Design desiredDrive_reg, start of the top module:
module desiredDrive_reg(
    input clk, rst_n,
    input [11:0] avg_torque,
    input [4:0] cadence,
    input not_pedaling,
    input [12:0] incline,
    input [2:0] scale,
    output logic [11:0] target_curr
);
Size in the first run: about 46 flip-flops, ~48 I/O pins, about 0.011 mm² of cells after synthesis.
Settings: LEC_CHECK=0, ABC_AREA=0, CAP_MARGIN=0, CORE_MARGIN=8, CORE_UTILIZATION=39, CTS_CLUSTER_DIAMETER=198, CTS_CLUSTER_SIZE=43, GPL_ROUTABILITY_DRIVEN=0, GPL_TIMING_DRIVEN=1, MAX_ROUTING_LAYER=met4, PLACE_DENSITY_LB_ADDON=0.21, SETUP_SLACK_MARGIN=2.67, SLEW_MARGIN=35, TNS_END_PERCENT=90; clock period 14.5 ns.
run.sh (not shown) runs the stock make flow with config.mk's settings and CLKGATE_MAP_FILE=.
The baseline finished clean.
Edit:
- CORE_MARGIN: 8 -> 2
- CORE_UTILIZATION: 39 -> 72
- CTS_CLUSTER_DIAMETER: 198 -> unset
- CTS_CLUSTER_SIZE: 43 -> 64
- GPL_ROUTABILITY_DRIVEN: 0 -> 1
- PLACE_DENSITY_LB_ADDON: 0.21 -> 0.0
- SETUP_SLACK_MARGIN: 2.67 -> unset
- clock period: 14.5 -> 11.3 ns (I/O delays scaled with it)
=>
- Now the flow reached the layout checks and failed them: negative setup slack
- clock-buffer cell count falls by 1
- sequential share of layout area stays flat
- global-route usage goes up by 19 points
- worst setup slack is worse by 3.6 ns
- cell area increases by 1.1%
- die size shrinks by 52%
- register-to-register slack loses 3.6 ns
- maximum frequency drops by 3.0%
- flip-flop count does not change
- routed wire length rose by 14%
Edit:
- CAP_MARGIN: 0 -> 15
- CTS_CLUSTER_SIZE: 64 -> unset
- clock period: 11.3 -> 11.6 ns (I/O delays scaled with it)
The new run completed and failed the layout checks on negative setup slack.
Routed wire length grows by 0.89%.
Via count is lower by 0.68%.
Worst setup slack gets better by 0.086 ns.
Clock skew falls by 0.0034 ns.
Final area shrinks by 1.4%.
Die area is unchanged.
Flip-flop count stays the same.
Global-route usage shrinks by 2.6 points.
Edit:
- CTS_CLUSTER_SIZE: unset -> 80
- SETUP_SLACK_MARGIN: unset -> 3.31
After rerunning: The changed run finished with negative setup slack left. Maximum frequency came out lower by 0.52%. Clock skew stays flat. Worst hold slack degrades by 0.0072 ns.

desiredDrive_reg again, from the RTL that the note above started with.
Settings: LEC_CHECK=0, CAP_MARGIN=20, CORE_MARGIN=2, CORE_UTILIZATION=40, CTS_CLUSTER_DIAMETER=343, CTS_CLUSTER_SIZE=100, SLEW_MARGIN=20, TNS_END_PERCENT=15; clock period 13.0 ns.
The baseline finished clean.
Change:
Settings changed: ABC_AREA from default to 1, CTS_CLUSTER_DIAMETER 343 to 31, CTS_CLUSTER_SIZE 100 to default, HOLD_SLACK_MARGIN from default to 0.19, TNS_END_PERCENT 15 to 100.
- cell count is higher by roughly a tenth
- clock skew shrinks by 11 ps
- global-route usage is higher by 1.6 points
- synthesized cell count grows by about a fifth
Change:
Settings changed: ABC_AREA 1 to default, CORE_ASPECT_RATIO from default to 1.18, CORE_UTILIZATION 40 to 31, CTS_CLUSTER_DIAMETER 31 to default, HOLD_SLACK_MARGIN 0.19 to default, SETUP_SLACK_MARGIN from default to -1.0, TNS_END_PERCENT 100 to default.
The changed run finished with timing, DRC and antenna clean.
Setup slack is worse by 470 ps.
First-iteration DRC count grows by 4.0%.
Wire length shrinks by 12%.
Global-route usage shrinks by 6.2 points.
Die size grows by 27%.

job 8125:
desiredDrive_reg again, from the RTL that the note above started with.
==> flow/design.v (excerpt) <==
module desiredDrive_reg(
    input clk, rst_n,
    input [11:0] avg_torque,
    input [4:0] cadence,
    input not_pedaling,
    input [12:0] incline,
    input [2:0] scale,
    output logic [11:0] target_curr
);
make LEC_CHECK=0 ABC_AREA=1 CAP_MARGIN=15 CORE_MARGIN=2 CORE_UTILIZATION=72 CTS_CLUSTER_DIAMETER=300 CTS_CLUSTER_SIZE=99 SETUP_SLACK_MARGIN=0.93 SLEW_MARGIN=20 TNS_END_PERCENT=10 finish   # period 11.5 ns
Job 8125: it failed with a tool error in global routing, so there are no final results.
Inputs modified between job 8125 and job 5371:
- TNS_END_PERCENT no longer set, was 10
- CTS_CLUSTER_DIAMETER no longer set, was 300
- SETUP_SLACK_MARGIN now -0.58, was 0.93
- CTS_CLUSTER_SIZE no longer set, was 99
- CAP_MARGIN now 20, was 15
- the clock period (ns, I/O delays scaled along) now 5.99, was 11.5
Results
- Job 5371 did not finish; the tool stopped in clock tree synthesis with error DPL-0033.
- Job 5371: post-placement worst setup slack 5.32 ns below job 8125
- Diff job 8125 and job 5371: area after detailed placement higher in job 5371
- Job 8125 and job 5371 ended up with roughly the same post-synthesis async set-or-reset flop share.
- Summary of job 5371 over job 8125: starting density of the core did not really move, number of instances in the placed design went up, final RePlAce weighted congestion lost 4.3%.
For job 3304, these inputs were changed with respect to job 5371:
- SETUP_SLACK_MARGIN no longer set, was -0.58
- ABC_AREA no longer set, was 1
- CORE_UTILIZATION now 40, was 72
- the clock period (ns, I/O delays scaled along) now 12.3, was 5.99
- Job 3304 was carried through to the last stage, and its layout satisfied the timing, design-rule and antenna checks.
- Re total die size: job 5371 was lower than job 3304.
- Share of synthesized cell area in full adder, half adder and majority cells was higher in the run labelled job 3304.
- Higher area fraction in mux cells among job 5371 and job 3304: job 3304
- Taking job 3304 as 1.0, job 5371 lands at 1.14 on synthesized cell count.
The following lists how job 722 was set up differently from job 3304:
- TNS_END_PERCENT: unset -> 10
- HOLD_SLACK_MARGIN: unset -> 0.19
- the clock period (ns, I/O delays scaled along): 12.3 -> 13.0
- Job 722 — routed wire length 1.1% lower, job 3304 as reference
- Re slew at the pin with the worst max-slew slack: job 722 is 0.014 ns up on job 3304.
- Number of DRC violations after detailed-routing iteration 0 (job 722 vs. job 3304) increases by more than 10%
- Relative to job 3304, the setup slack at placement of job 722 is higher by 0.67 ns.
diff inputs: job 722 => job 1345
- putting CORE_ASPECT_RATIO at 1.19 where nothing was set
- swapping 0.19 for 0.06 in HOLD_SLACK_MARGIN
- clearing TNS_END_PERCENT, which used to be 10
- swapping 40 for 54 in CORE_UTILIZATION
## What came out
For job 1345, the critical-path cell with the highest stage delay was sky130_fd_sc_hd__fa_1, unlike job 722, where it was sky130_fd_sc_hd__a21oi_1. The final reports for job 1345 and job 722 show routability-driven placement congestion ratio higher in the former. Comparing job 1345 and job 722, worst setup margin is lower on job 1345. Job 1345 against job 722: instance count after placement with tap cells included shows a reduction of 5.9%, final cell count shows a reduction of 102.
Relative to job 1345, the following input files were edited for job 5920:
- SLEW_MARGIN: 20 -> 40
- HOLD_SLACK_MARGIN: 0.06 -> unset
- MAX_ROUTING_LAYER: unset -> met5
- CORE_UTILIZATION: 54 -> 40
- CORE_MARGIN: 2 -> 10
- CORE_ASPECT_RATIO: 1.19 -> 1.75
==> comparison <==
- Job 5920 | stages: all done | timing, DRC, antenna: all pass
- Fmax (higher): job 1345
- Post-route worst hold slack for job 5920: 0.021 ns up relative to job 1345
- Summary of job 5920 over job 1345: wire length increased by about 3.5% relative to the old numbers, die area higher, final worst-path setup slack fell 0.16 ns.
- Job 1345 vs job 5920, capturing instance or port of the critical path: target_curr[9] vs target_curr[5]
